==> flow/design.v <==
`timescale 1ns / 1ns
    localparam int PREGS   = 128;
    localparam int PREG_W  = $clog2(PREGS);    
    localparam int ROB_DEPTH = 16;
    localparam int ROB_PTR_W = $clog2(ROB_DEPTH);
    typedef enum logic [3:0] {
        NA,
        ADD,
        SUB,
        ANDD,
        ORR,
        RSHIFT,
        SLTIU,
        LUI
    } ALUCTRL;
    typedef enum logic [3:0] {
        NOFUNC,
        ALU,
        MEM,
        BRANCH
    } FUNCU;
    typedef enum logic {
        BHW,
        WORD
    } MEMDATATYPE;
    typedef enum logic {
        STORE,
        LOAD
    } LOADSTORE;
    typedef struct packed {
        logic [31:0] instr;
        logic [31:0] pc;
    } fetch_t;
    typedef struct packed {
        logic [31:0] instr;
        logic [31:0] pc;         
        logic [6:0]  opcode;
        logic [4:0]  rs1;        
        logic        rs1Used;
        logic [4:0]  rs2;
        logic        rs2Used;
        logic [4:0]  rd;
        logic        rdUsed;
        logic [31:0] imm;
        logic        immUsed;
        logic        spec;
        logic        lsType;     
        logic        loadStore;  
        logic        branch;
        logic        jump;
        logic        speculative;
        logic [3:0]  aluop;
        logic [3:0]  funcU;
    } decode_t;
    typedef struct packed {
        logic [PREG_W-1:0] rs1;
        logic [PREG_W-1:0] rs2;
        logic [PREG_W-1:0] rd;
        logic [PREG_W-1:0] old_rd;
        logic [4:0] arch_rd;
        logic [31:0] pc;
        logic [6:0]  opcode;
        logic [31:0] imm;
        logic        imm_used;
        logic        rd_used;
        logic [3:0]  aluop;
        logic [3:0]  funcU;
        logic [1:0]  load_store_type;    
        logic        speculative;
        logic        jump;
        logic        branch;
    } rename_t;
    typedef struct packed {
        logic        valid;
        logic        ready;
        logic [PREG_W-1:0] rs1;
        logic [PREG_W-1:0] rs2;
        logic [PREG_W-1:0] rd;
        logic [PREG_W-1:0] old_rd;
        logic [ROB_PTR_W-1:0] ROB_tag;
        logic [ROB_PTR_W-1:0] ROB_tag_clone;  
        logic [31:0] pc;
        logic [6:0]  opcode;
        logic [31:0] imm;
        logic        imm_used;
        logic        rd_used;
        logic [3:0]  aluop;
        logic [3:0]  funcU;
        logic [1:0]  load_store_type;
        logic        speculative;
        logic        jump;
        logic        branch;
        logic [31:0] rs1_val;
        logic [31:0] rs2_val;
        logic        rs1_rdy;
        logic        rs2_rdy;
        logic [6:0]  rs1_tag;    
        logic [6:0]  rs2_tag;
    } rs_entry_t;
    typedef rs_entry_t dispatch_t;
    typedef struct packed {
        logic        valid;
        logic        completed;
        logic        has_dest;
        logic [4:0]        arch_rd;
        logic [PREG_W-1:0] dest_preg;
        logic [PREG_W-1:0] old_preg;
        logic        is_branch;
        logic [31:0] pc;
    } rob_entry_t;
    typedef struct packed {
        logic [PREG_W-1:0] rd_addr;
        logic [31:0] rs1_val;
        logic rs1_used;
        logic [31:0] rs2_val;
        logic rs2_used;
        logic [31:0] imm_val;
        logic imm_used;
        logic [3:0] aluop;
        logic [ROB_PTR_W-1:0] ROB_tag;
    } alu_entry_t;
    typedef struct packed {
        logic [PREG_W-1:0] rd_addr;
        logic [31:0] rd_val;
        logic completed;
        logic [ROB_PTR_W-1:0] ROB_tag;
    } alu_out_t;
    typedef struct packed {
        logic [PREG_W-1:0] rd_addr;
        logic [31:0] rs1_val;
        logic rs1_used;
        logic [31:0] rs2_val;
        logic rs2_used;
        logic [31:0] imm_val;
        logic imm_used;
        logic jump;
        logic branch;
        logic [31:0] pc;
        logic took_branch;
        logic [ROB_PTR_W-1:0] ROB_tag;
    } branch_entry_t;
    typedef struct packed {
        logic [PREG_W-1:0] rd_addr;
        logic [31:0] rd_val;
        logic [31:0] dest_addr;
        logic branch_taken;  
        logic completed;
        logic mispredict;
        logic [ROB_PTR_W-1:0] ROB_tag;
    } branch_out_t;
    typedef struct packed {
        logic [PREG_W-1:0] rd_addr;
        logic [31:0] rs1_val;
        logic rs1_used;
        logic [31:0] rs2_val;
        logic rs2_used;
        logic [31:0] imm_val;
        logic imm_used;
        logic lsType;  
        logic loadStore;  
        logic [31:0] pc;
        logic [ROB_PTR_W-1:0] ROB_tag;
    } lsu_entry_t;
    typedef struct packed {
        logic [PREG_W-1:0] rd_addr; 
        logic [31:0] rd_val;
        logic completed;
        logic [ROB_PTR_W-1:0] ROB_tag;
    } lsu_out_t;
    typedef struct packed {
        logic [PREG_W-1:0] rd_addr;      
        logic [31:0]       rd_val;       
        logic              completed;    
        logic              mispredict;   
        logic [ROB_PTR_W-1:0] ROB_tag;  
        logic              branch_taken;  
        logic [31:0]       dest_addr;     
        logic [1:0]        src_fu;        
    } wb_packet_t;
    localparam int RS_ENTRY_W     = 204;    
    localparam int FETCH_T_W      = 64;
    localparam int DECODE_T_W     = 136;
    localparam int RENAME_T_W     = 119;
    localparam int ALU_OUT_T_W    = 44;
    localparam int BRANCH_OUT_T_W = 78;
    localparam int LSU_OUT_T_W    = 44;
`timescale 1ns / 1ns
module prioritydecoder 
#(
    parameter WIDTH = 4
)(
    input logic [WIDTH-1:0] in,
    output logic [$clog2(WIDTH)-1:0] out,
    output logic valid
);
    always_comb begin
        valid = 1'b0;
        out   = '0;
        for (int i = WIDTH-1; i >= 0; i--) begin
            if (in[i] && !valid) begin
                valid = 1'b1;
                out   = i[$clog2(WIDTH)-1:0];  
            end
        end
    end
endmodule
`timescale 1ns / 1ns
 `timescale 1ns / 1ns
module reservation_station #(
    parameter int  RS_DEPTH   = 8
)(
    input  logic      clk_i,
    input  logic      rst_i,
    input  logic      recover_i,
    input  logic      disp_valid_i,
    output logic      disp_ready_o,
    input  logic [RS_ENTRY_W-1:0] disp_entry_i,    
    output logic      issue_valid_o,
    input  logic      issue_ready_i,
    output logic [RS_ENTRY_W-1:0] issue_entry_o,   
    input  logic       cdb_valid_i,
    input  logic [6:0] cdb_tag_i
);
    logic [RS_ENTRY_W-1:0] entries [RS_DEPTH];      
    rs_entry_t rd_tmp;                  
    rs_entry_t nx_tmp;                  
    logic [RS_ENTRY_W-1:0] entries_n [RS_DEPTH];
    logic [RS_DEPTH-1:0] valid_vec;
    logic [RS_DEPTH-1:0] ready_vec;
    always_comb begin
        for (int i = 0; i < RS_DEPTH; i++) begin
            rd_tmp       = entries[i];
            valid_vec[i] = rd_tmp.valid;
            ready_vec[i] = rd_tmp.rs1_rdy & rd_tmp.rs2_rdy;  
        end
    end
    logic [RS_DEPTH-1:0] free_mask; 
    assign free_mask = ~valid_vec;
    logic [$clog2(RS_DEPTH)-1:0] free_idx;
    logic have_free;
    prioritydecoder #(.WIDTH(RS_DEPTH)) u_dec_free (
        .in   (free_mask),
        .out  (free_idx),
        .valid(have_free)
    );
    assign disp_ready_o = have_free && !recover_i;
    wire do_insert = disp_valid_i && disp_ready_o;
    logic [RS_DEPTH-1:0] issue_mask;
    assign issue_mask = valid_vec & ready_vec;
    logic [$clog2(RS_DEPTH)-1:0] issue_idx;
    logic have_issue;
    prioritydecoder #(.WIDTH(RS_DEPTH)) u_dec_issue (
        .in   (issue_mask),
        .out  (issue_idx),
        .valid(have_issue)
    );
    logic                          hold_valid;      
    rs_entry_t                      hold_entry;      
    logic [$clog2(RS_DEPTH)-1:0]    hold_idx;        
    wire cand_valid = have_issue && !recover_i;      
    wire do_issue   = issue_valid_o && issue_ready_i;  
    always_ff @(posedge clk_i or posedge rst_i) begin
        if (rst_i) begin
            hold_valid <= 1'b0;                     
            hold_entry <= '0;                       
            hold_idx   <= '0;                       
        end else if (recover_i) begin
            hold_valid <= 1'b0;
            hold_entry <= '0;
            hold_idx   <= '0;
        end else begin
            if (!hold_valid && cand_valid) begin    
                hold_valid <= 1'b1;                 
                hold_entry <= entries[issue_idx];   
                hold_idx   <= issue_idx;            
            end
            if (hold_valid && issue_ready_i) begin  
                hold_valid <= 1'b0;                 
            end
        end
    end
    assign issue_valid_o = hold_valid && !recover_i;       
    assign issue_entry_o = hold_valid ? hold_entry : '0;   
    always_comb begin
        for (int i = 0; i < RS_DEPTH; i++) begin
            nx_tmp = entries[i];
            if (cdb_valid_i && nx_tmp.valid) begin
                if (!nx_tmp.rs1_rdy && (nx_tmp.rs1_tag == cdb_tag_i))
                    nx_tmp.rs1_rdy = 1'b1;
                if (!nx_tmp.rs2_rdy && (nx_tmp.rs2_tag == cdb_tag_i))
                    nx_tmp.rs2_rdy = 1'b1;
            end
            if (do_insert && (free_idx == i)) begin
                nx_tmp       = disp_entry_i;
                nx_tmp.valid = 1'b1;
            end
            if (do_issue && !(do_insert && (hold_idx == free_idx)) && (hold_idx == i)) begin
                nx_tmp.valid   = 1'b0;
                nx_tmp.rs1_rdy = 1'b0;
                nx_tmp.rs2_rdy = 1'b0;
            end
            entries_n[i] = nx_tmp;
        end
    end
    always_ff @(posedge clk_i or posedge rst_i) begin
        if (rst_i) begin
            for (int i = 0; i < RS_DEPTH; i++) begin
                entries[i] <= '0;
            end
        end else if (recover_i) begin
            for (int i = 0; i < RS_DEPTH; i++) begin
                entries[i] <= '0;
            end
        end else begin
            for (int i = 0; i < RS_DEPTH; i++) begin
                entries[i] <= entries_n[i];
            end
        end
    end
endmodule
==> flow/run.sh <==
#!/bin/bash
# the make line also repeats each setting of config.mk as NAME=value (left out here)
make -C /OpenROAD-flow-scripts/flow DESIGN_CONFIG=/design/flow/config.mk WORK_HOME=/design/flow/orfs CLKGATE_MAP_FILE= finish
==> flow/config.mk <==
export PLATFORM = sky130hd
export DESIGN_NAME = reservation_station
export DESIGN_NICKNAME = reservation_station
export VERILOG_FILES = /design/flow/design.v
export SDC_FILE = /design/flow/constraint.sdc
export NUM_CORES = 4
export LEC_CHECK = 0
export CAP_MARGIN = 20
export CORE_MARGIN = 2
export CORE_UTILIZATION = 71
export CTS_CLUSTER_SIZE = 18
export PLACE_DENSITY = 0.55
export SLEW_MARGIN = 20
==> flow/constraint.sdc <==
create_clock -name core_clock -period 8.93 [get_ports {clk_i}]
set_input_delay 1.7860 -clock core_clock [delete_from_list [all_inputs] [get_ports {clk_i}]]
set_output_delay 1.7860 -clock core_clock [all_outputs]
set_load 0.01 [all_outputs]
==> results of run 1 <==
[area by class of cell]
type | count | area [um^2] | share of cell area (%)
Tap cell | 1612 | 2017 | 2.131
Inverter | 2 | 18.77 | 0.01983
Antenna cell | 41 | 102.6 | 0.1084
Multi-Input combinational cell | 6957 | 34850 | 36.82
Sequential cell | 1840 | 46050 | 48.65
Clock inverter | 39 | 417.9 | 0.4415
Clock buffer | 294 | 5673 | 5.993
Timing Repair Buffer | 529 | 5524 | 5.836
[metal layers]
metal  vias to the layer above  track usage, %  share of wire [%]
met3                      1322           15.57                 15
met1                     37960           63.35                 35
met2                      6288           70.30                 44
met5                         -               0               0.14
li1                      32910               -                  -
met4                        64           26.06                5.3
[metrics by stage]
step                power (mW)  utilization, %  setup WS [ns]
floorplan                9.162               -         -18.38
global placement         9.391           73.96          3.299
detailed placement       9.407           73.96          3.180
CTS                      17.09           79.06          3.357
global route             17.51           79.19          3.251
finish                   17.13           79.21          3.407
==> qor.csv, run 1 <==
stage,metric,value,unit
clocking,H-tree depth,4,
global_route,largest net degree at the start of global routing,238,
critical_path,worst r2r dst,hold_entry[86],
floorplan,total I/O pin count,423,
flow_run,MaxCap Viol Count,0,
global_route,gr usage total,47.81,%
clocking,count of instances resized after the clock tree is built,0,
synth,number of warnings reported in the yosys synthesis log,4,
clocking,Max Buffers Root-to-Sink,3,
power_and_ir_drop,portion of total power attributed to sequential cells,49.3,%
detailed_routing,DRT Wirelength,296.9,mm
detailed_routing,DRT Pass-1 Iters,6,
critical_path,"Arr. time, crit path",3.74,ns
synth,number of cells produced by synthesis,9901,
clocking,clock latency of the later-clocked register in the worst-skew pair,0.82,ns
critical_path,start point of the critical path,recover_i,
synth,compound-cell area share of the yosys netlist,21.81,%
sta,Period minus WS final,5.523,ns
power_and_ir_drop,PD cells,180.9,nW/um^2
final_layout,Final #Nets,9729,
sta,unrepaired setup endpoints after global routing,no,
critical_path,peak per-stage delay on the critical path,0.58,ns
synth,number of enable-type register cells in the synthesized netlist,0,
critical_path,"Largest delay share family, worst path",buffers and inverters,
global_route,initial antenna violation count,67,
synth,primary flip-flop cell chosen by synthesis mapping,sky130_fd_sc_hd__dfrtp_1,
hold_path,min-delay worst type,reg -> reg,
floorplan,DIE HEIGHT,350.7,um
clocking,hold bufs inserted after CTS,0,
critical_path,required time at the worst-slack endpoint,7.14,ns
power_and_ir_drop,clock power share,45.8,%
floorplan,Placeable Area,119500,um^2
global_route,first-pass GRT wire length,449.9,mm
synth,Post-Syn Area per Cell,8.617,um^2
clocking,clock sink count,1840,
sta,final worst-path cycle share,61.84,%
detailed_routing,post-route DRC violation count,0,
critical_path,master of the slowest instance on the critical path,sky130_fd_sc_hd__buf_12,
critical_path,critical path capture point,disp_ready_o,
place,instance area after placement,88380,um^2
hold_path,launch instance of the worst min-delay path,hold_entry[14],
place,number of port buffers,421,
detailed_routing,via-per-instance ratio,6.942,
sta,Fmax,181.1,MHz
synth,sequential cell area fraction in the yosys report,53.97,%
final_layout,layout filler cell count,8065,
sta,worst hold slack,0.4885,ns
critical_path,class of the most critical setup path,in -> out,
place,final estimated routing congestion in global placement,0.8621,
final_layout,Post-Layout Inst Area,94650,um^2
critical_path,worst reg-to-reg setup slack,4.34,ns
sta,TNS Setup,0,ns
place,Post-DP HPWL,139.5,mm
critical_path,kind of end point of the critical path,output pin,
detailed_routing,DR vias,78540,
power_and_ir_drop,power of the clock network,7.85,mW
clocking,setup bufs post-CTS,0,
floorplan,initial core utilization,71.40,%
synth,Top area cell types,"sky130_fd_sc_hd__dfrtp_1, sky130_fd_sc_hd__nand2_1, sky130_fd_sc_hd__a21oi_1, sky130_fd_sc_hd__o221ai_1, sky130_fd_sc_hd__clkbuf_1",
clocking,TritonCTS clock tree,built,
synth,register bit count reported by yosys,1840,
critical_path,critical path startpoint category,primary input,
synth,xor/xnor share,1.170,%
power_and_ir_drop,Logic power comb,828,uW
final_layout,filler-free cell count of the finished design,11310,
synth,top-count cell post-synth,sky130_fd_sc_hd__nand2_1,
critical_path,worst-case reg-to-reg path depth,8,
power_and_ir_drop,Power Internal,13.16,mW
detailed_routing,Routed Antenna Nets,0,
synth,area of the mapped netlist,85320,um^2
flow_run,number of OpenROAD warnings,127,
final_layout,growth of design area from synthesis to finish,10.94,%
synth,Synth area leader,sky130_fd_sc_hd__dfrtp_1,
synth,proportion of synthesized flip-flops having asynchronous set or reset,100.0,%
synth,Adders+Majority by Area,0,%
critical_path,buffers and inverters on the worst path,3,
outcome,run status,timing/DRC/antenna clean,
sta,headroom to the max-slew limit,8.087,%
power_and_ir_drop,switching part of the total power,23.15,%
synth,multiplexer share of the synthesized area,0.02346,%
place,instance count after placement with tap cells included,10940,
critical_path,CP Depth,4,
clocking,clock buffer count from CTS,182,
detailed_routing,routed len/inst,26.24,um
global_route,total global routing overflow,0,
power_and_ir_drop,worst IR drop on VDD,217.1,uV
power_and_ir_drop,top power group,registers,
sta,Layout Skew,0.03128,ns
clocking,clock-pin slew of the registers on the worst-case setup and hold paths,0.06,ns
clocking,cell at the root of the clock tree,sky130_fd_sc_hd__clkbuf_16,
power_and_ir_drop,power share of the combinational group,4.8,%
synth,"Net Count, Synth",10120,
synth,yosys cell count,9901,
critical_path,reg2reg start,entries[7][203],
detailed_routing,violation count after the first detailed-route iteration,12700,
power_and_ir_drop,Flop+latch power,8.45,mW
floorplan,cell row count,127,
synth,yosys synthesis chip area,85320,um^2
floorplan,chip area,123000,um^2
sta,max-slew violation count,0,
synth,Largest type area fraction,53.97,%
sta,total count of hold-check failures in the final report,0,
global_route,number of global-route vias before repair,76610,
synth,distinct lib cells,46,
synth,top cells by count,"sky130_fd_sc_hd__nand2_1, sky130_fd_sc_hd__dfrtp_1, sky130_fd_sc_hd__a21oi_1, sky130_fd_sc_hd__clkbuf_1, sky130_fd_sc_hd__o221ai_1",
floorplan,horizontal die dimension,350.7,um
synth,Logic family by area,AND-OR/OR-AND gates,
synth,Simple-Gate Fraction of Synth Area,17.61,%
sta,slew at the pin closest to its max-slew limit,1.379,ns
power_and_ir_drop,Pleak,40.66,nW
critical_path,maximum fanout encountered on the critical timing path,212,
sta,final setup violation count,0,
hold_path,cell count of the worst hold path,2,
hold_path,terminating pin of the worst hold path,hold_entry[14],
power_and_ir_drop,Net Switching,3.965,mW
critical_path,ordered list of cells on the worst path,buf_8 > buf_12 > nor2_1 > clkdlybuf4s50_1,
==> run 2: changes to the inputs <==
- CAP_MARGIN: 20 -> 10
- CELL_PAD_IN_SITES_DETAIL_PLACEMENT: unset -> 1
- CELL_PAD_IN_SITES_GLOBAL_PLACEMENT: unset -> 3
- CORE_ASPECT_RATIO: unset -> 0.63
- CORE_MARGIN: 2 -> 3
- CORE_UTILIZATION: 71 -> 61
- CTS_CLUSTER_DIAMETER: unset -> 204
- CTS_CLUSTER_SIZE: 18 -> 58
- GPL_ROUTABILITY_DRIVEN: unset -> 0
- GPL_TIMING_DRIVEN: unset -> 1
- MAX_ROUTING_LAYER: unset -> met4
- PLACE_DENSITY: 0.55 -> unset
- SETUP_SLACK_MARGIN: unset -> 1.28
- clock period: 8.93 -> 4.99 ns (I/O delays scaled with it)
==> qor.csv, run 2 <==
stage,metric,value,unit
outcome,run status,stopped before the end,
outcome,Exit stage,3_1_place_gp_skip_io,
outcome,first error,[ERROR GPL-0301] Utilization 132.453 % exceeds 100%.,
synth,area of the mapped netlist,85320,um^2
synth,number of cells produced by synthesis,9901,
synth,primary flip-flop cell chosen by synthesis mapping,sky130_fd_sc_hd__dfrtp_1,
synth,Top area cell types,"sky130_fd_sc_hd__dfrtp_1, sky130_fd_sc_hd__nand2_1, sky130_fd_sc_hd__a21oi_1, sky130_fd_sc_hd__o221ai_1, sky130_fd_sc_hd__clkbuf_1",
synth,xor/xnor share,1.170,%
synth,compound-cell area share of the yosys netlist,21.81,%
floorplan,cell row count,108,
floorplan,initial core utilization,61.72,%
synth,top-count cell post-synth,sky130_fd_sc_hd__nand2_1,
floorplan,chip area,144500,um^2
synth,"Net Count, Synth",10120,
synth,Largest type area fraction,53.97,%
synth,number of warnings reported in the yosys synthesis log,4,
synth,Logic family by area,AND-OR/OR-AND gates,
floorplan,horizontal die dimension,477.2,um
synth,yosys cell count,9901,
synth,proportion of synthesized flip-flops having asynchronous set or reset,100.0,%
synth,Simple-Gate Fraction of Synth Area,17.61,%
synth,Post-Syn Area per Cell,8.617,um^2
synth,register bit count reported by yosys,1840,
synth,Adders+Majority by Area,0,%
synth,yosys synthesis chip area,85320,um^2
floorplan,Placeable Area,138200,um^2
synth,top cells by count,"sky130_fd_sc_hd__nand2_1, sky130_fd_sc_hd__dfrtp_1, sky130_fd_sc_hd__a21oi_1, sky130_fd_sc_hd__clkbuf_1, sky130_fd_sc_hd__o221ai_1",
synth,multiplexer share of the synthesized area,0.02346,%
synth,sequential cell area fraction in the yosys report,53.97,%
floorplan,DIE HEIGHT,302.9,um
synth,number of enable-type register cells in the synthesized netlist,0,
synth,distinct lib cells,46,
synth,Synth area leader,sky130_fd_sc_hd__dfrtp_1,
==> run 3: changes to the inputs <==
- CAP_MARGIN: 10 -> 20
- CELL_PAD_IN_SITES_DETAIL_PLACEMENT: 1 -> unset
- CELL_PAD_IN_SITES_GLOBAL_PLACEMENT: 3 -> unset
- CORE_ASPECT_RATIO: 0.63 -> unset
- CORE_MARGIN: 3 -> 2
- CORE_UTILIZATION: 61 -> 72
- CTS_CLUSTER_DIAMETER: 204 -> 316
- CTS_CLUSTER_SIZE: 58 -> 14
- GPL_ROUTABILITY_DRIVEN: 0 -> unset
- GPL_TIMING_DRIVEN: 1 -> unset
- SETUP_SLACK_MARGIN: 1.28 -> 0.48
- clock period: 4.99 -> 3.28 ns (I/O delays scaled with it)
==> qor.csv, run 3 <==
stage,metric,value,unit
power_and_ir_drop,Power Internal,31.81,mW
synth,"Net Count, Synth",10120,
synth,area of the mapped netlist,85320,um^2
floorplan,DIE HEIGHT,348.2,um
synth,proportion of synthesized flip-flops having asynchronous set or reset,100.0,%
critical_path,"Arr. time, crit path",2.46,ns
power_and_ir_drop,PD cells,437.0,nW/um^2
sta,Fmax,321.1,MHz
hold_path,launch instance of the worst min-delay path,recover_i,
sta,max-slew violation count,61,
synth,sequential cell area fraction in the yosys report,53.97,%
critical_path,worst-case reg-to-reg path depth,7,
floorplan,horizontal die dimension,348.2,um
outcome,layout violations,slew limit,
critical_path,class of the most critical setup path,reg -> out,
critical_path,kind of end point of the critical path,output pin,
critical_path,reg2reg start,entries[5][203],
power_and_ir_drop,clock power share,39.1,%
clocking,clock sink count,1840,
flow_run,number of OpenROAD warnings,128,
synth,multiplexer share of the synthesized area,0.02346,%
sta,Period minus WS final,3.114,ns
floorplan,chip area,121300,um^2
global_route,first-pass GRT wire length,455.6,mm
critical_path,maximum fanout encountered on the critical timing path,13,
power_and_ir_drop,power share of the combinational group,5.8,%
floorplan,Placeable Area,117800,um^2
critical_path,ordered list of cells on the worst path,buf_12 > buf_16 > and2_1 > clkdlybuf4s50_1,
critical_path,peak per-stage delay on the critical path,0.56,ns
floorplan,total I/O pin count,423,
synth,Post-Syn Area per Cell,8.617,um^2
synth,Simple-Gate Fraction of Synth Area,17.61,%
detailed_routing,DRT Wirelength,300.3,mm
synth,xor/xnor share,1.170,%
final_layout,growth of design area from synthesis to finish,11.87,%
clocking,Max Buffers Root-to-Sink,3,
critical_path,buffers and inverters on the worst path,3,
sta,final worst-path cycle share,94.94,%
synth,number of enable-type register cells in the synthesized netlist,0,
place,number of port buffers,421,
power_and_ir_drop,top power group,registers,
final_layout,Final #Nets,9848,
synth,number of warnings reported in the yosys synthesis log,4,
critical_path,worst reg-to-reg setup slack,0.43,ns
sta,unrepaired setup endpoints after global routing,yes,
power_and_ir_drop,worst IR drop on VDD,512.3,uV
synth,Adders+Majority by Area,0,%
detailed_routing,DRT Pass-1 Iters,10,
synth,yosys synthesis chip area,85320,um^2
power_and_ir_drop,Flop+latch power,23.0,mW
global_route,total global routing overflow,0,
synth,Top area cell types,"sky130_fd_sc_hd__dfrtp_1, sky130_fd_sc_hd__nand2_1, sky130_fd_sc_hd__a21oi_1, sky130_fd_sc_hd__o221ai_1, sky130_fd_sc_hd__clkbuf_1",
sta,worst hold slack,0.1369,ns
clocking,clock-pin slew of the registers on the worst-case setup and hold paths,0.07,ns
outcome,run status,finished with violations,
power_and_ir_drop,switching part of the total power,23.73,%
detailed_routing,post-route DRC violation count,0,
critical_path,start point of the critical path,hold_valid,
power_and_ir_drop,Pleak,42.90,nW
place,final estimated routing congestion in global placement,0.9116,
hold_path,min-delay worst type,in -> reg,
global_route,gr usage total,50.25,%
critical_path,required time at the worst-slack endpoint,2.62,ns
floorplan,cell row count,126,
clocking,clock latency of the later-clocked register in the worst-skew pair,0.79,ns
place,Post-DP HPWL,153.3,mm
critical_path,master of the slowest instance on the critical path,sky130_fd_sc_hd__clkdlybuf4s50_1,
power_and_ir_drop,power of the clock network,16.3,mW
clocking,hold bufs inserted after CTS,0,
detailed_routing,DR vias,79880,
synth,top-count cell post-synth,sky130_fd_sc_hd__nand2_1,
global_route,largest net degree at the start of global routing,229,
clocking,H-tree depth,4,
power_and_ir_drop,portion of total power attributed to sequential cells,55.1,%
sta,final setup violation count,0,
synth,register bit count reported by yosys,1840,
sta,total count of hold-check failures in the final report,0,
floorplan,initial core utilization,72.45,%
critical_path,critical path startpoint category,register,
detailed_routing,Routed Antenna Nets,0,
hold_path,cell count of the worst hold path,2,
power_and_ir_drop,Logic power comb,2.42,mW
sta,headroom to the max-slew limit,-7.331,%
sta,slew at the pin closest to its max-slew limit,1.610,ns
sta,Layout Skew,0.02499,ns
global_route,initial antenna violation count,69,
detailed_routing,violation count after the first detailed-route iteration,12780,
synth,number of cells produced by synthesis,9901,
synth,yosys cell count,9901,
hold_path,terminating pin of the worst hold path,entries[5][161],
synth,Logic family by area,AND-OR/OR-AND gates,
synth,Synth area leader,sky130_fd_sc_hd__dfrtp_1,
critical_path,critical path capture point,issue_entry_o[28],
detailed_routing,via-per-instance ratio,7.100,
power_and_ir_drop,Net Switching,9.899,mW
flow_run,MaxCap Viol Count,0,
critical_path,worst r2r dst,entries[2][3],
synth,top cells by count,"sky130_fd_sc_hd__nand2_1, sky130_fd_sc_hd__dfrtp_1, sky130_fd_sc_hd__a21oi_1, sky130_fd_sc_hd__clkbuf_1, sky130_fd_sc_hd__o221ai_1",
synth,Largest type area fraction,53.97,%
critical_path,"Largest delay share family, worst path",buffers and inverters,
detailed_routing,routed len/inst,26.69,um
clocking,clock buffer count from CTS,149,
synth,distinct lib cells,46,
synth,compound-cell area share of the yosys netlist,21.81,%
global_route,number of global-route vias before repair,79030,
synth,primary flip-flop cell chosen by synthesis mapping,sky130_fd_sc_hd__dfrtp_1,
critical_path,CP Depth,4,
clocking,cell at the root of the clock tree,sky130_fd_sc_hd__clkbuf_16,
clocking,TritonCTS clock tree,built,
sta,TNS Setup,0,ns
-- run 3: metrics by stage --
step	worst slack [ns]	instances	power (mW)	util [%]	area [um^2]
floorplan	-22.90	9901	24.94	-	85330
global placement	0.3032	10990	25.71	76.87	90520
detailed placement	0.2088	10990	25.76	76.87	90520
CTS	0.1729	11160	41.56	80.35	94620
global route	0.1763	11240	42.63	81.03	95420
finish	0.1660	11250	41.71	81.05	95450
-- run 3: what timing repair did --
item | in CTS | in global routing
setup endpoints to repair | 278 | 254
gates resized | 181 | 238
cloned | 2 | 9
endpoints found under the hold margin | 0 | 0
buffers inserted | 7 | 11
pin swaps | 1 | 14
-- run 3: final cells by class --
| type | count | area, um^2 |
|---|---|---|
| antenna | 76 | 190.2 |
| clock buffer | 155 | 3857 |
| clock inverter | 4 | 42.54 |
| fill | 7584 | 22320 |
| inverter | 2 | 18.77 |
| multi-input combinational | 6957 | 35040 |
| sequential | 1840 | 46050 |
| tap | 1536 | 1922 |
| timing repair buffer | 681 | 8330 |
-- run 3: per-layer routing --
metal	track usage (%)	share of wire (%)	vias to the layer above
met5	-	0	-
li1	-	-	33080
met3	15.00	16	1479
met1	63.13	34	38470
met4	29.35	5.8	0
met2	72.75	45	6854
==> run 4: changes to the inputs <==
- CORE_UTILIZATION: 72 -> 70
- CTS_CLUSTER_DIAMETER: 316 -> 30
- CTS_CLUSTER_SIZE: 14 -> 24
- MAX_ROUTING_LAYER: met4 -> unset
- SETUP_SLACK_MARGIN: 0.48 -> 0.85
==> qor.csv, run 4 <==
stage,metric,value,unit
clocking,TritonCTS clock tree,built,
clocking,hold bufs inserted after CTS,0,
synth,Synth area leader,sky130_fd_sc_hd__dfrtp_1,
synth,number of enable-type register cells in the synthesized netlist,0,
global_route,total global routing overflow,0,
synth,number of cells produced by synthesis,9901,
clocking,clock latency of the later-clocked register in the worst-skew pair,0.97,ns
detailed_routing,DRT Wirelength,368.0,mm
outcome,run status,timing/DRC/antenna clean,
synth,Top area cell types,"sky130_fd_sc_hd__dfrtp_1, sky130_fd_sc_hd__nand2_1, sky130_fd_sc_hd__a21oi_1, sky130_fd_sc_hd__o221ai_1, sky130_fd_sc_hd__clkbuf_1",
power_and_ir_drop,Logic power comb,2.58,mW
global_route,initial antenna violation count,89,
clocking,clock buffer count from CTS,378,
clocking,H-tree depth,5,
sta,slew at the pin closest to its max-slew limit,1.374,ns
synth,xor/xnor share,1.170,%
sta,Fmax,312.4,MHz
clocking,clock-pin slew of the registers on the worst-case setup and hold paths,0.05,ns
detailed_routing,post-route DRC violation count,0,
global_route,largest net degree at the start of global routing,241,
global_route,number of global-route vias before repair,86020,
floorplan,Placeable Area,121400,um^2
final_layout,Final #Nets,10240,
hold_path,min-delay worst type,in -> reg,
place,instance count after placement with tap cells included,11090,
critical_path,maximum fanout encountered on the critical timing path,6,
place,instance area after placement,90650,um^2
final_layout,register area,46060,um^2
clocking,clock sink count,1840,
sta,Period minus WS final,3.201,ns
critical_path,"Largest delay share family, worst path",buffers and inverters,
sta,total count of hold-check failures in the final report,0,
sta,headroom to the max-slew limit,8.381,%
place,final estimated routing congestion in global placement,0.9292,
floorplan,horizontal die dimension,353.1,um
clocking,Max Buffers Root-to-Sink,4,
critical_path,critical path capture point,issue_entry_o[72],
power_and_ir_drop,power of the clock network,39.3,mW
synth,area of the mapped netlist,85320,um^2
detailed_routing,Routed Antenna Nets,0,
power_and_ir_drop,Design Power,65.02,mW
synth,Simple-Gate Fraction of Synth Area,17.61,%
critical_path,most frequent CP cell,sky130_fd_sc_hd__buf_12,
power_and_ir_drop,worst IR drop on VDD,670.2,uV
critical_path,reg2reg start,entries[0][203],
hold_path,cell count of the worst hold path,2,
detailed_routing,violation count after the first detailed-route iteration,17210,
synth,Post-Syn Area per Cell,8.617,um^2
synth,Adders+Majority by Area,0,%
synth,yosys synthesis chip area,85320,um^2
synth,yosys cell count,9901,
floorplan,initial core utilization,70.28,%
detailed_routing,DR vias,89070,
final_layout,fraction of the core area covered by cells at the end of the flow,88.93,%
critical_path,worst-case reg-to-reg path depth,6,
power_and_ir_drop,top power group,the clock network,
synth,Logic family by area,AND-OR/OR-AND gates,
critical_path,ordered list of cells on the worst path,buf_12 > buf_12 > buf_12 > buf_16 > buf_12 > and2_1 > buf_2,
floorplan,cell row count,128,
sta,final setup violation count,0,
sta,Layout Skew,0.05841,ns
flow_run,MaxCap Viol Count,0,
critical_path,required time at the worst-slack endpoint,2.62,ns
synth,primary flip-flop cell chosen by synthesis mapping,sky130_fd_sc_hd__dfrtp_1,
synth,number of warnings reported in the yosys synthesis log,4,
final_layout,Post-Layout Inst Area,108000,um^2
final_layout,layout filler cell count,5531,
critical_path,kind of end point of the critical path,output pin,
synth,compound-cell area share of the yosys netlist,21.81,%
flow_run,number of OpenROAD warnings,100,
floorplan,DIE HEIGHT,353.1,um
critical_path,class of the most critical setup path,reg -> out,
synth,proportion of synthesized flip-flops having asynchronous set or reset,100.0,%
hold_path,launch instance of the worst min-delay path,recover_i,
detailed_routing,routed len/inst,30.65,um
critical_path,peak per-stage delay on the critical path,0.52,ns
critical_path,critical path startpoint category,register,
synth,register bit count reported by yosys,1840,
power_and_ir_drop,portion of total power attributed to sequential cells,35.5,%
critical_path,master of the slowest instance on the critical path,sky130_fd_sc_hd__dfrtp_4,
sta,TNS Setup,0,ns
sta,max-slew violation count,0,
place,worst slack at placement,0.2383,ns
floorplan,total I/O pin count,423,
power_and_ir_drop,power share of the combinational group,4.0,%
detailed_routing,DRT Pass-1 Iters,10,
power_and_ir_drop,switching part of the total power,23.29,%
power_and_ir_drop,PD cells,602.3,nW/um^2
clocking,cell at the root of the clock tree,sky130_fd_sc_hd__clkbuf_16,
sta,worst hold slack,0.09473,ns
critical_path,worst reg-to-reg setup slack,0.36,ns
critical_path,buffers and inverters on the worst path,6,
global_route,gr usage total,51.71,%
final_layout,filler-free cell count of the finished design,12010,
power_and_ir_drop,Flop+latch power,23.1,mW
sta,Final WS setup,0.07897,ns
power_and_ir_drop,Net Switching,15.14,mW
place,number of port buffers,421,
synth,top-count cell post-synth,sky130_fd_sc_hd__nand2_1,
power_and_ir_drop,clock power share,60.5,%
hold_path,terminating pin of the worst hold path,entries[2][7],
synth,distinct lib cells,46,
place,Post-DP HPWL,155.0,mm
synth,top cells by count,"sky130_fd_sc_hd__nand2_1, sky130_fd_sc_hd__dfrtp_1, sky130_fd_sc_hd__a21oi_1, sky130_fd_sc_hd__clkbuf_1, sky130_fd_sc_hd__o221ai_1",
final_layout,combinational cell area excluding buffers and inverters,36220,um^2
floorplan,chip area,124700,um^2
global_route,first-pass GRT wire length,497.5,mm
critical_path,CP Depth,7,
synth,sequential cell area fraction in the yosys report,53.97,%
sta,final worst-path cycle share,97.59,%
critical_path,worst r2r dst,hold_entry[117],
final_layout,growth of design area from synthesis to finish,26.53,%
synth,"Net Count, Synth",10120,
power_and_ir_drop,Pleak,47.46,nW
detailed_routing,via-per-instance ratio,7.419,
sta,unrepaired setup endpoints after global routing,yes,
critical_path,start point of the critical path,hold_valid,
synth,multiplexer share of the synthesized area,0.02346,%
critical_path,"Arr. time, crit path",2.55,ns
synth,Largest type area fraction,53.97,%
power_and_ir_drop,Power Internal,49.88,mW
run 4: area by class of cell:
cell class              count  share of cell area [%]
diodes                     60                  0.1391
well taps                1625                   1.883
multi-input cells        6961                   33.56
clock buffers             468                   9.657
repair buffers            838                   9.721
flip-flops and latches   1840                   42.67
clock inverters           211                   2.362
inverters                   2                 0.01739
run 4: per-layer routing:
metal	share of wire, %	routed length, um	up-vias	track usage, %
li1	-	-	34140	-
met5	0.18	655	-	0.1887
met3	19	68360	3573	18.07
met2	41	150800	9552	75.95
met4	10	38400	78	37.06
met1	30	109800	41730	64.02
run 4: what timing repair did:
action,CTS,global route
resized,695,580
endpoints found under the setup margin,1371,1268
gates cloned,16,43
pin swaps,28,55
setup buffers,46,71
==> run 5: changes to the inputs <==
- CORE_UTILIZATION: 70 -> 72
- CTS_CLUSTER_DIAMETER: 30 -> 394
- CTS_CLUSTER_SIZE: 24 -> 14
- PLACE_DENSITY: unset -> 0.43
- SETUP_SLACK_MARGIN: 0.85 -> 0.49
- clock period: 3.28 -> 3.3 ns (I/O delays scaled with it)
==> qor.csv, run 5 <==
stage,metric,value,unit
outcome,run status,timing/DRC/antenna clean,
power_and_ir_drop,Flop+latch power,22.9,mW
power_and_ir_drop,top power group,registers,
sta,max-slew violation count,0,
synth,yosys cell count,9901,
critical_path,CP Depth,4,
power_and_ir_drop,power of the clock network,16.3,mW
final_layout,Final #Nets,9853,
flow_run,MaxCap Viol Count,0,
flow_run,number of OpenROAD warnings,113,
synth,Post-Syn Area per Cell,8.617,um^2
synth,sequential cell area fraction in the yosys report,53.97,%
global_route,number of global-route vias before repair,78980,
critical_path,worst-case reg-to-reg path depth,7,
synth,number of warnings reported in the yosys synthesis log,4,
global_route,first-pass GRT wire length,459.3,mm
power_and_ir_drop,PD cells,434.9,nW/um^2
critical_path,buffers and inverters on the worst path,1,
detailed_routing,violation count after the first detailed-route iteration,13030,
critical_path,"Largest delay share family, worst path",buffers and inverters,
final_layout,growth of design area from synthesis to finish,12.00,%
synth,register bit count reported by yosys,1840,
critical_path,start point of the critical path,entries[3][203],
hold_path,launch instance of the worst min-delay path,recover_i,
clocking,cell at the root of the clock tree,sky130_fd_sc_hd__clkbuf_16,
power_and_ir_drop,switching part of the total power,23.86,%
place,final estimated routing congestion in global placement,0.8942,
floorplan,total I/O pin count,423,
clocking,H-tree depth,4,
clocking,clock sink count,1840,
sta,TNS Setup,0,ns
synth,number of enable-type register cells in the synthesized netlist,0,
global_route,largest net degree at the start of global routing,239,
power_and_ir_drop,Logic power comb,2.38,mW
power_and_ir_drop,Net Switching,9.919,mW
power_and_ir_drop,Pleak,42.69,nW
critical_path,worst r2r dst,entries[1][36],
synth,xor/xnor share,1.170,%
global_route,gr usage total,49.23,%
detailed_routing,DRT Pass-1 Iters,7,
synth,primary flip-flop cell chosen by synthesis mapping,sky130_fd_sc_hd__dfrtp_1,
floorplan,Placeable Area,117800,um^2
global_route,total global routing overflow,0,
critical_path,"Arr. time, crit path",2.38,ns
power_and_ir_drop,clock power share,39.3,%
sta,total count of hold-check failures in the final report,0,
critical_path,class of the most critical setup path,reg -> out,
sta,worst hold slack,0.1884,ns
detailed_routing,via-per-instance ratio,7.119,
critical_path,maximum fanout encountered on the critical timing path,7,
detailed_routing,post-route DRC violation count,0,
hold_path,cell count of the worst hold path,2,
critical_path,critical path capture point,disp_ready_o,
clocking,Max Buffers Root-to-Sink,3,
synth,number of cells produced by synthesis,9901,
power_and_ir_drop,Power Internal,31.65,mW
synth,"Net Count, Synth",10120,
synth,top cells by count,"sky130_fd_sc_hd__nand2_1, sky130_fd_sc_hd__dfrtp_1, sky130_fd_sc_hd__a21oi_1, sky130_fd_sc_hd__clkbuf_1, sky130_fd_sc_hd__o221ai_1",
synth,proportion of synthesized flip-flops having asynchronous set or reset,100.0,%
sta,unrepaired setup endpoints after global routing,yes,
synth,Logic family by area,AND-OR/OR-AND gates,
critical_path,critical path startpoint category,register,
clocking,hold bufs inserted after CTS,0,
synth,Synth area leader,sky130_fd_sc_hd__dfrtp_1,
sta,final setup violation count,0,
power_and_ir_drop,portion of total power attributed to sequential cells,55.0,%
critical_path,required time at the worst-slack endpoint,2.64,ns
critical_path,worst reg-to-reg setup slack,0.51,ns
synth,Largest type area fraction,53.97,%
synth,top-count cell post-synth,sky130_fd_sc_hd__nand2_1,
clocking,clock buffer count from CTS,149,
synth,distinct lib cells,46,
floorplan,initial core utilization,72.45,%
clocking,TritonCTS clock tree,built,
sta,Period minus WS final,3.037,ns
sta,headroom to the max-slew limit,17.16,%
sta,slew at the pin closest to its max-slew limit,1.243,ns
sta,final worst-path cycle share,92.04,%
floorplan,horizontal die dimension,348.2,um
critical_path,master of the slowest instance on the critical path,sky130_fd_sc_hd__clkdlybuf4s50_1,
synth,compound-cell area share of the yosys netlist,21.81,%
synth,yosys synthesis chip area,85320,um^2
detailed_routing,Routed Antenna Nets,0,
place,number of port buffers,421,
clocking,clock latency of the later-clocked register in the worst-skew pair,0.79,ns
floorplan,DIE HEIGHT,348.2,um
sta,Fmax,329.3,MHz
critical_path,ordered list of cells on the worst path,nand2_1 > nor3_2 > nor2_2 > clkdlybuf4s50_1,
detailed_routing,DRT Wirelength,301.7,mm
floorplan,chip area,121300,um^2
synth,Simple-Gate Fraction of Synth Area,17.61,%
floorplan,cell row count,126,
power_and_ir_drop,power share of the combinational group,5.7,%
synth,area of the mapped netlist,85320,um^2
critical_path,kind of end point of the critical path,output pin,
place,Post-DP HPWL,153.5,mm
hold_path,terminating pin of the worst hold path,entries[1][168],
critical_path,reg2reg start,entries[6][203],
clocking,clock-pin slew of the registers on the worst-case setup and hold paths,0.07,ns
detailed_routing,DR vias,79960,
sta,Layout Skew,0.02237,ns
detailed_routing,routed len/inst,26.86,um
global_route,initial antenna violation count,76,
hold_path,min-delay worst type,in -> reg,
power_and_ir_drop,worst IR drop on VDD,565.3,uV
critical_path,peak per-stage delay on the critical path,0.58,ns
synth,Top area cell types,"sky130_fd_sc_hd__dfrtp_1, sky130_fd_sc_hd__nand2_1, sky130_fd_sc_hd__a21oi_1, sky130_fd_sc_hd__o221ai_1, sky130_fd_sc_hd__clkbuf_1",
synth,multiplexer share of the synthesized area,0.02346,%
synth,Adders+Majority by Area,0,%
## run 5: metal layers
layer,share of wire [%],GRT usage (%),vias to the layer above
met5,0.15,0,-
met4,5.9,28.51,72
met2,44,72.23,6848
met1,34,65.04,38480
li1,-,-,33050
met3,16,15.63,1510
## run 5: timing repair
action                     4_1_cts  5_1_grt
gates resized                  437      204
pin swaps                        9       21
buffers inserted                21       15
setup endpoints to repair      206      152
cloned                          10        5
## run 5: cell type report
| class | instances | area [um^2] |
|---|---|---|
| sequential | 1840 | 46050 |
| multi-input combinational | 6957 | 35100 |
| fill | 7521 | 22200 |
| timing repair buffer | 686 | 8387 |
| clock buffer | 155 | 3857 |
| tap | 1536 | 1922 |
| clock inverter | 11 | 115.1 |
| antenna | 45 | 112.6 |
| inverter | 2 | 18.77 |
## run 5: stage by stage
stage	instances	util (%)	setup WS [ns]	area [um^2]	power [mW]
global placement	10970	76.59	0.3087	90190	25.52
detailed placement	10970	76.59	0.2631	90190	25.57
global route	11220	81.12	0.2277	95540	42.51
CTS	11170	80.41	0.2238	94700	41.43
floorplan	9901	-	-22.89	85330	24.79
finish	11230	81.15	0.2628	95560	41.57
==> run 6: changes to the inputs <==
- CORE_MARGIN: 2 -> 4
- CORE_UTILIZATION: 72 -> 70
- CTS_CLUSTER_DIAMETER: 394 -> unset
- PLACE_DENSITY: 0.43 -> unset
- SETUP_SLACK_MARGIN: 0.49 -> 0.35
==> qor.csv, run 6 <==
stage,metric,value,unit
critical_path,maximum fanout encountered on the critical timing path,33,
synth,number of cells produced by synthesis,9901,
sta,Fmax,323.0,MHz
sta,Layout Skew,0.02213,ns
synth,distinct lib cells,46,
sta,max-slew violation count,36,
sta,final worst-path cycle share,93.82,%
global_route,largest net degree at the start of global routing,231,
power_and_ir_drop,Net Switching,10.91,mW
clocking,cell at the root of the clock tree,sky130_fd_sc_hd__clkbuf_16,
power_and_ir_drop,clock power share,45.7,%
critical_path,peak per-stage delay on the critical path,0.51,ns
critical_path,critical path capture point,issue_entry_o[77],
synth,Logic family by area,AND-OR/OR-AND gates,
global_route,number of global-route vias before repair,79650,
synth,top-count cell post-synth,sky130_fd_sc_hd__nand2_1,
clocking,clock-pin slew of the registers on the worst-case setup and hold paths,0.06,ns
power_and_ir_drop,power of the clock network,21.3,mW
synth,area of the mapped netlist,85320,um^2
sta,worst hold slack,0.1211,ns
critical_path,required time at the worst-slack endpoint,2.64,ns
clocking,TritonCTS clock tree,built,
critical_path,start point of the critical path,hold_valid,
place,Post-DP HPWL,157.3,mm
hold_path,min-delay worst type,in -> reg,
final_layout,Post-Layout Inst Area,97430,um^2
sta,TNS Setup,0,ns
synth,"Net Count, Synth",10120,
flow_run,number of OpenROAD warnings,81,
clocking,Max Buffers Root-to-Sink,3,
critical_path,ordered list of cells on the worst path,buf_12 > buf_4 > buf_12 > buf_16 > and2_1 > dlygate4sd2_1,
flow_run,MaxCap Viol Count,0,
synth,register bit count reported by yosys,1840,
detailed_routing,violation count after the first detailed-route iteration,12030,
clocking,clock latency of the later-clocked register in the worst-skew pair,0.82,ns
critical_path,most frequent CP cell,sky130_fd_sc_hd__buf_12,
critical_path,buffers and inverters on the worst path,5,
detailed_routing,routed len/inst,26.09,um
synth,Top area cell types,"sky130_fd_sc_hd__dfrtp_1, sky130_fd_sc_hd__nand2_1, sky130_fd_sc_hd__a21oi_1, sky130_fd_sc_hd__o221ai_1, sky130_fd_sc_hd__clkbuf_1",
synth,yosys cell count,9901,
synth,xor/xnor share,1.170,%
critical_path,"Largest delay share family, worst path",buffers and inverters,
synth,top cells by count,"sky130_fd_sc_hd__nand2_1, sky130_fd_sc_hd__dfrtp_1, sky130_fd_sc_hd__a21oi_1, sky130_fd_sc_hd__clkbuf_1, sky130_fd_sc_hd__o221ai_1",
global_route,initial antenna violation count,66,
floorplan,cell row count,127,
power_and_ir_drop,worst IR drop on VDD,585.3,uV
power_and_ir_drop,Logic power comb,2.40,mW
clocking,clock sink count,1840,
critical_path,kind of end point of the critical path,output pin,
hold_path,terminating pin of the worst hold path,entries[1][162],
floorplan,horizontal die dimension,357.1,um
critical_path,class of the most critical setup path,reg -> out,
floorplan,Placeable Area,120400,um^2
power_and_ir_drop,Power Internal,35.65,mW
synth,yosys synthesis chip area,85320,um^2
place,final estimated routing congestion in global placement,0.8986,
hold_path,launch instance of the worst min-delay path,recover_i,
sta,headroom to the max-slew limit,-2.648,%
sta,Period minus WS final,3.096,ns
synth,multiplexer share of the synthesized area,0.02346,%
floorplan,initial core utilization,70.84,%
power_and_ir_drop,PD cells,477.8,nW/um^2
global_route,gr usage total,46.34,%
power_and_ir_drop,switching part of the total power,23.43,%
outcome,run status,finished with violations,
critical_path,worst reg-to-reg setup slack,0.26,ns
critical_path,reg2reg start,entries[3][203],
sta,total count of hold-check failures in the final report,0,
sta,slew at the pin closest to its max-slew limit,1.540,ns
critical_path,"Arr. time, crit path",2.44,ns
outcome,layout violations,slew limit,
synth,number of enable-type register cells in the synthesized netlist,0,
floorplan,DIE HEIGHT,357.1,um
synth,Adders+Majority by Area,0,%
clocking,H-tree depth,4,
critical_path,worst-case reg-to-reg path depth,6,
global_route,total global routing overflow,0,
sta,unrepaired setup endpoints after global routing,yes,
power_and_ir_drop,portion of total power attributed to sequential cells,49.1,%
detailed_routing,Routed Antenna Nets,0,
detailed_routing,via-per-instance ratio,6.962,
critical_path,master of the slowest instance on the critical path,sky130_fd_sc_hd__dfrtp_4,
critical_path,critical path startpoint category,register,
global_route,first-pass GRT wire length,457.5,mm
power_and_ir_drop,power share of the combinational group,5.2,%
synth,Largest type area fraction,53.97,%
place,number of port buffers,421,
final_layout,Final #Nets,9894,
synth,proportion of synthesized flip-flops having asynchronous set or reset,100.0,%
power_and_ir_drop,top power group,registers,
synth,sequential cell area fraction in the yosys report,53.97,%
place,instance area after placement,90700,um^2
critical_path,CP Depth,6,
critical_path,worst r2r dst,hold_entry[195],
detailed_routing,DR vias,79940,
synth,Post-Syn Area per Cell,8.617,um^2
power_and_ir_drop,Flop+latch power,22.9,mW
hold_path,cell count of the worst hold path,2,
final_layout,fraction of the core area covered by cells at the end of the flow,80.89,%
synth,Synth area leader,sky130_fd_sc_hd__dfrtp_1,
floorplan,total I/O pin count,423,
sta,final setup violation count,0,
detailed_routing,DRT Wirelength,299.5,mm
power_and_ir_drop,Pleak,44.08,nW
final_layout,layout filler cell count,7814,
synth,Simple-Gate Fraction of Synth Area,17.61,%
synth,compound-cell area share of the yosys netlist,21.81,%
detailed_routing,post-route DRC violation count,0,
clocking,clock buffer count from CTS,184,
floorplan,chip area,127500,um^2
detailed_routing,DRT Pass-1 Iters,9,
synth,number of warnings reported in the yosys synthesis log,4,
final_layout,growth of design area from synthesis to finish,14.20,%
synth,primary flip-flop cell chosen by synthesis mapping,sky130_fd_sc_hd__dfrtp_1,
[run 6: per-stage QoR]
stage          instances  worst slack, ns  total power [mW]
2_1_floorplan       9901           -22.89             24.79
3_3_place_gp       11080           0.2891             25.56
3_5_place_dp       11080           0.2049             25.61
4_1_cts            11430           0.1407             46.48
5_1_grt            11470           0.1701             47.67
6_report           11480           0.2038             46.56
[run 6: repair_timing]
item                                    CTS  global route
hold buffers                              0             0
endpoints found under the setup margin  206           153
resized                                 165           178
buffers inserted                         14             5
cloned                                    3             3
endpoints found under the hold margin     0             0
[run 6: final cells by class]
| class | count | area, um^2 | share of cell area, % |
|---|---|---|---|
| Clock inverter | 49 | 470.5 | 0.4828 |
| Antenna cell | 44 | 110.1 | 0.1130 |
| Sequential cell | 1840 | 46050 | 47.27 |
| Clock buffer | 287 | 5630 | 5.779 |
| Multi-Input combinational cell | 6957 | 34920 | 35.84 |
| Timing Repair Buffer | 692 | 8213 | 8.429 |
| Tap cell | 1612 | 2017 | 2.070 |
| Inverter | 2 | 18.77 | 0.01926 |
[run 6: routing by layer]
layer / vias up / share of wire [%] / GRT usage (%)
met5: - / 0.098 / 0
met4: 48 / 5.7 / 26.31
met3: 1484 / 15 / 14.18
met2: 6524 / 45 / 69.82
met1: 38640 / 34 / 60.31
li1: 33250 / - / -
==> run 7: changes to the inputs <==
- CORE_MARGIN: 4 -> 2
- CORE_UTILIZATION: 70 -> 55
- CTS_CLUSTER_SIZE: 14 -> unset
- SETUP_SLACK_MARGIN: 0.35 -> unset
- clock period: 3.3 -> 4.52 ns (I/O delays scaled with it)
==> qor.csv, run 7 <==
stage,metric,value,unit
power_and_ir_drop,Power Internal,26.81,mW
power_and_ir_drop,switching part of the total power,23.56,%
synth,distinct lib cells,46,
power_and_ir_drop,PD cells,360.5,nW/um^2
floorplan,Placeable Area,154000,um^2
power_and_ir_drop,top power group,registers,
global_route,number of global-route vias before repair,74160,
floorplan,initial core utilization,55.39,%
critical_path,start point of the critical path,hold_valid,
floorplan,horizontal die dimension,397.9,um
sta,final worst-path cycle share,96.60,%
synth,proportion of synthesized flip-flops having asynchronous set or reset,100.0,%
critical_path,kind of end point of the critical path,output pin,
detailed_routing,Met2 Wirelength,143.3,mm
critical_path,reg2reg start,hold_valid,
clocking,clock sink count,1840,
power_and_ir_drop,clock power share,47.5,%
critical_path,maximum fanout encountered on the critical timing path,63,
clocking,count of instances resized after the clock tree is built,0,
critical_path,"Arr. time, crit path",3.46,ns
critical_path,buffers and inverters on the worst path,2,
sta,TNS Setup,0,ns
floorplan,cell row count,144,
clocking,clock latency of the later-clocked register in the worst-skew pair,0.84,ns
global_route,gr usage total,39.16,%
clocking,setup bufs post-CTS,0,
sta,total count of hold-check failures in the final report,0,
critical_path,class of the most critical setup path,reg -> out,
synth,primary flip-flop cell chosen by synthesis mapping,sky130_fd_sc_hd__dfrtp_1,
outcome,run status,timing/DRC/antenna clean,
critical_path,critical path capture point,issue_entry_o[44],
synth,yosys synthesis chip area,85320,um^2
synth,Logic family by area,AND-OR/OR-AND gates,
hold_path,min-delay worst type,reg -> reg,
critical_path,worst r2r dst,hold_entry[26],
synth,compound-cell area share of the yosys netlist,21.81,%
synth,number of warnings reported in the yosys synthesis log,4,
detailed_routing,DR vias,76420,
critical_path,"Largest delay share family, worst path",flip-flops,
synth,"Net Count, Synth",10120,
synth,sequential cell area fraction in the yosys report,53.97,%
synth,top-count cell post-synth,sky130_fd_sc_hd__nand2_1,
synth,area of the mapped netlist,85320,um^2
sta,Period minus WS final,4.366,ns
critical_path,worst reg-to-reg setup slack,1.09,ns
detailed_routing,wire length on met1,125.7,mm
power_and_ir_drop,Net Switching,8.263,mW
detailed_routing,via-per-instance ratio,6.454,
detailed_routing,routed len/inst,26.58,um
sta,unrepaired setup endpoints after global routing,no,
floorplan,total I/O pin count,423,
sta,Final WS setup,0.1539,ns
global_route,initial antenna violation count,50,
place,Post-DP HPWL,159.7,mm
detailed_routing,post-route DRC violation count,0,
hold_path,terminating pin of the worst hold path,hold_entry[203],
final_layout,Final #Nets,9834,
synth,Simple-Gate Fraction of Synth Area,17.61,%
floorplan,chip area,158300,um^2
synth,Top area cell types,"sky130_fd_sc_hd__dfrtp_1, sky130_fd_sc_hd__nand2_1, sky130_fd_sc_hd__a21oi_1, sky130_fd_sc_hd__o221ai_1, sky130_fd_sc_hd__clkbuf_1",
flow_run,number of OpenROAD warnings,75,
global_route,largest net degree at the start of global routing,218,
clocking,clock-pin slew of the registers on the worst-case setup and hold paths,0.06,ns
synth,top cells by count,"sky130_fd_sc_hd__nand2_1, sky130_fd_sc_hd__dfrtp_1, sky130_fd_sc_hd__a21oi_1, sky130_fd_sc_hd__clkbuf_1, sky130_fd_sc_hd__o221ai_1",
hold_path,launch instance of the worst min-delay path,hold_entry[203],
power_and_ir_drop,Logic power comb,1.73,mW
final_layout,layout filler cell count,13270,
clocking,clock buffer count from CTS,195,
final_layout,register area,46050,um^2
power_and_ir_drop,power share of the combinational group,4.9,%
synth,Largest type area fraction,53.97,%
place,final estimated routing congestion in global placement,0.8258,
final_layout,combinational cell area excluding buffers and inverters,34850,um^2
sta,max-slew violation count,0,
clocking,H-tree depth,4,
global_route,first-pass GRT wire length,471.8,mm
critical_path,required time at the worst-slack endpoint,3.62,ns
power_and_ir_drop,Design Power,35.07,mW
sta,Fmax,229.0,MHz
critical_path,CP Depth,3,
place,number of port buffers,421,
synth,number of enable-type register cells in the synthesized netlist,0,
flow_run,MaxCap Viol Count,0,
synth,Adders+Majority by Area,0,%
sta,Layout Skew,0.02192,ns
critical_path,master of the slowest instance on the critical path,sky130_fd_sc_hd__dfrtp_4,
synth,Post-Syn Area per Cell,8.617,um^2
synth,xor/xnor share,1.170,%
detailed_routing,violation count after the first detailed-route iteration,9419,
critical_path,critical path startpoint category,register,
place,worst slack at placement,0.8186,ns
power_and_ir_drop,Pleak,41.69,nW
detailed_routing,detailed-routed wire length on met3,34.61,mm
detailed_routing,Routed Antenna Nets,0,
floorplan,DIE HEIGHT,397.9,um
hold_path,cell count of the worst hold path,2,
synth,yosys cell count,9901,
critical_path,worst-case reg-to-reg path depth,4,
clocking,cell at the root of the clock tree,sky130_fd_sc_hd__clkbuf_16,
detailed_routing,uppermost metal layer occupied by signal nets,met5,
sta,final setup violation count,0,
critical_path,peak per-stage delay on the critical path,1.18,ns
power_and_ir_drop,power of the clock network,16.6,mW
clocking,Max Buffers Root-to-Sink,3,
critical_path,ordered list of cells on the worst path,buf_4 > and2_1 > clkdlybuf4s50_1,
power_and_ir_drop,worst IR drop on VDD,378.9,uV
sta,slew at the pin closest to its max-slew limit,1.202,ns
clocking,TritonCTS clock tree,built,
sta,headroom to the max-slew limit,19.89,%
final_layout,growth of design area from synthesis to finish,14.03,%
clocking,hold bufs inserted after CTS,0,
synth,number of cells produced by synthesis,9901,
detailed_routing,DRT Wirelength,314.7,mm
synth,multiplexer share of the synthesized area,0.02346,%
power_and_ir_drop,Flop+latch power,16.7,mW
synth,Synth area leader,sky130_fd_sc_hd__dfrtp_1,
global_route,total global routing overflow,0,
synth,register bit count reported by yosys,1840,
detailed_routing,DRT Pass-1 Iters,6,
power_and_ir_drop,portion of total power attributed to sequential cells,47.6,%
[run 7: area by class of cell]
class | count | share of cell area (%)
timing repair buffer | 621 | 7.325
clock inverter | 41 | 0.5633
multi-input combinational | 6957 | 35.82
clock buffer | 319 | 6.263
inverter | 2 | 0.01929
antenna | 18 | 0.04630
sequential | 1840 | 47.33
tap | 2044 | 2.629
[run 7: metal layers]
metal  global-route usage, %  vias up
li1                        -    33080
met1                   54.62    38020
met2                   59.59     4448
met3                   9.446      815
met4                   14.47       56
met5                       0        -
[run 7: through the flow]
stage | hold slack (ns) | cell area (um^2) | utilization [%] | cells
floorplan | 0.4578 | 85330 | - | 9901
global placement | 0.4713 | 90600 | 58.82 | 11460
detailed placement | 0.4785 | 90600 | 58.82 | 11460
CTS | 0.4733 | 97250 | 63.13 | 11820
global route | 0.5069 | 97280 | 63.15 | 11840
finish | 0.4854 | 97290 | 63.16 | 11840
==> run 8: changes to the inputs <==
- CELL_PAD_IN_SITES_DETAIL_PLACEMENT: unset -> 1
- CELL_PAD_IN_SITES_GLOBAL_PLACEMENT: unset -> 1
- CORE_UTILIZATION: 55 -> 40
- CTS_CLUSTER_DIAMETER: unset -> 167
- GPL_TIMING_DRIVEN: unset -> 0
- HOLD_SLACK_MARGIN: unset -> 0.09
- clock period: 4.52 -> 10.0 ns (I/O delays scaled with it)
==> qor.csv, run 8 <==
stage,metric,value,unit
outcome,run status,timing/DRC/antenna clean,
global_route,gr usage total,32.78,%
synth,compound-cell area share of the yosys netlist,21.81,%
synth,number of cells produced by synthesis,9901,
floorplan,DIE HEIGHT,465.9,um
synth,multiplexer share of the synthesized area,0.02346,%
power_and_ir_drop,PD cells,162.9,nW/um^2
power_and_ir_drop,Power Internal,12.32,mW
final_layout,Final #Nets,10650,
detailed_routing,violation count after the first detailed-route iteration,6223,
synth,distinct lib cells,46,
critical_path,critical path startpoint category,primary input,
critical_path,"Largest delay share family, worst path",buffers and inverters,
sta,unrepaired setup endpoints after global routing,no,
critical_path,kind of end point of the critical path,output pin,
critical_path,class of the most critical setup path,in -> out,
critical_path,worst-case reg-to-reg path depth,8,
floorplan,cell row count,169,
sta,Layout Skew,0.02499,ns
final_layout,Post-Layout Inst Area,100400,um^2
synth,proportion of synthesized flip-flops having asynchronous set or reset,100.0,%
critical_path,CP Depth,6,
synth,yosys synthesis chip area,85320,um^2
critical_path,buffers and inverters on the worst path,5,
detailed_routing,post-route DRC violation count,0,
critical_path,master of the slowest instance on the critical path,sky130_fd_sc_hd__clkbuf_1,
synth,register bit count reported by yosys,1840,
synth,Top area cell types,"sky130_fd_sc_hd__dfrtp_1, sky130_fd_sc_hd__nand2_1, sky130_fd_sc_hd__a21oi_1, sky130_fd_sc_hd__o221ai_1, sky130_fd_sc_hd__clkbuf_1",
place,Post-DP HPWL,264.4,mm
critical_path,maximum fanout encountered on the critical timing path,10,
floorplan,total I/O pin count,423,
power_and_ir_drop,Flop+latch power,7.55,mW
critical_path,start point of the critical path,recover_i,
power_and_ir_drop,clock power share,48.3,%
flow_run,number of OpenROAD warnings,32,
place,number of port buffers,211,
clocking,H-tree depth,4,
synth,number of warnings reported in the yosys synthesis log,4,
synth,sequential cell area fraction in the yosys report,53.97,%
synth,area of the mapped netlist,85320,um^2
detailed_routing,DRT Wirelength,359.2,mm
critical_path,worst r2r dst,hold_entry[20],
power_and_ir_drop,power of the clock network,7.90,mW
floorplan,chip area,217000,um^2
clocking,clock latency of the later-clocked register in the worst-skew pair,0.87,ns
synth,number of enable-type register cells in the synthesized netlist,0,
floorplan,initial core utilization,40.23,%
sta,TNS Setup,0,ns
sta,max-slew violation count,0,
synth,top-count cell post-synth,sky130_fd_sc_hd__nand2_1,
power_and_ir_drop,worst IR drop on VDD,191.9,uV
clocking,clock-pin slew of the registers on the worst-case setup and hold paths,0.06,ns
synth,yosys cell count,9901,
synth,Adders+Majority by Area,0,%
hold_path,terminating pin of the worst hold path,hold_entry[15],
clocking,hold bufs inserted after CTS,0,
global_route,initial antenna violation count,58,
critical_path,reg2reg start,entries[3][203],
place,instance area after placement,93340,um^2
detailed_routing,via-per-instance ratio,5.744,
synth,Largest type area fraction,53.97,%
final_layout,layout filler cell count,24580,
global_route,total global routing overflow,0,
critical_path,most frequent CP cell,sky130_fd_sc_hd__clkbuf_1,
final_layout,growth of design area from synthesis to finish,17.67,%
synth,top cells by count,"sky130_fd_sc_hd__nand2_1, sky130_fd_sc_hd__dfrtp_1, sky130_fd_sc_hd__a21oi_1, sky130_fd_sc_hd__clkbuf_1, sky130_fd_sc_hd__o221ai_1",
synth,xor/xnor share,1.170,%
clocking,cell at the root of the clock tree,sky130_fd_sc_hd__clkbuf_16,
power_and_ir_drop,portion of total power attributed to sequential cells,46.2,%
power_and_ir_drop,switching part of the total power,24.65,%
detailed_routing,DR vias,77270,
hold_path,min-delay worst type,reg -> reg,
detailed_routing,Routed Antenna Nets,0,
clocking,clock sink count,1840,
hold_path,launch instance of the worst min-delay path,hold_entry[15],
power_and_ir_drop,power share of the combinational group,5.5,%
sta,final setup violation count,0,
critical_path,"Arr. time, crit path",5.34,ns
global_route,largest net degree at the start of global routing,34,
synth,Logic family by area,AND-OR/OR-AND gates,
power_and_ir_drop,Pleak,43.03,nW
sta,Fmax,136.3,MHz
critical_path,ordered list of cells on the worst path,clkdlybuf4s50_1 > clkbuf_1 > clkbuf_1 > clkbuf_1 > nor2_1 > clkdlybuf4s50_1,
global_route,first-pass GRT wire length,536.0,mm
floorplan,Placeable Area,212100,um^2
synth,Post-Syn Area per Cell,8.617,um^2
global_route,number of global-route vias before repair,81120,
hold_path,cell count of the worst hold path,2,
synth,Synth area leader,sky130_fd_sc_hd__dfrtp_1,
critical_path,critical path capture point,disp_ready_o,
clocking,clock buffer count from CTS,212,
synth,"Net Count, Synth",10120,
floorplan,horizontal die dimension,465.9,um
clocking,Max Buffers Root-to-Sink,3,
power_and_ir_drop,Logic power comb,901,uW
power_and_ir_drop,top power group,the clock network,
detailed_routing,DRT Pass-1 Iters,26,
place,final estimated routing congestion in global placement,0.8901,
flow_run,MaxCap Viol Count,0,
critical_path,peak per-stage delay on the critical path,0.82,ns
detailed_routing,routed len/inst,26.70,um
clocking,count of instances resized after the clock tree is built,0,
critical_path,worst reg-to-reg setup slack,5.46,ns
sta,total count of hold-check failures in the final report,0,
clocking,setup bufs post-CTS,0,
synth,Simple-Gate Fraction of Synth Area,17.61,%
synth,primary flip-flop cell chosen by synthesis mapping,sky130_fd_sc_hd__dfrtp_1,
sta,headroom to the max-slew limit,17.16,%
critical_path,required time at the worst-slack endpoint,8.00,ns
clocking,TritonCTS clock tree,built,
sta,Period minus WS final,7.336,ns
sta,final worst-path cycle share,73.36,%
sta,slew at the pin closest to its max-slew limit,1.243,ns
power_and_ir_drop,Net Switching,4.031,mW
-- run 8: area by class of cell --
class                           count  area, um^2  share of cell area, %
Antenna cell                       36       90.09                0.08973
Buffer                           1102        4697                  4.679
Clock buffer                      324        6392                  6.367
Clock inverter                     56       570.5                 0.5683
Inverter                            2       11.26                0.01122
Multi-Input combinational cell   6957       34660                  34.53
Sequential cell                  1840       46040                  45.86
Tap cell                         2821        3530                  3.516
Timing Repair Buffer              315        4397                  4.379
-- run 8: per-layer routing --
layer | wire [um] | track usage [%] | share of wire, %
met5 | 126 | 0 | 0.035
met2 | 167600 | 52.37 | 47
met3 | 18860 | 4.947 | 5.2
met4 | 17210 | 15.20 | 4.8
met1 | 155400 | 43.91 | 43
-- run 8: stage by stage --
step                total power, mW  worst slack, ns  utilization (%)  hold WS (ns)  std cells
floorplan                     8.182           -17.53                -        0.4578       9901
global placement              8.543           -30.54            42.89        0.4748      12930
detailed placement            8.590            2.686            44.01        0.4808      13040
CTS                           16.49            2.674            47.29        0.4937      13420
global route                  16.84            2.624            47.32        0.5115      13440
finish                        16.35            2.664            47.34        0.4855      13450
No activity file was given, so power comes from the tool's default toggle rates.
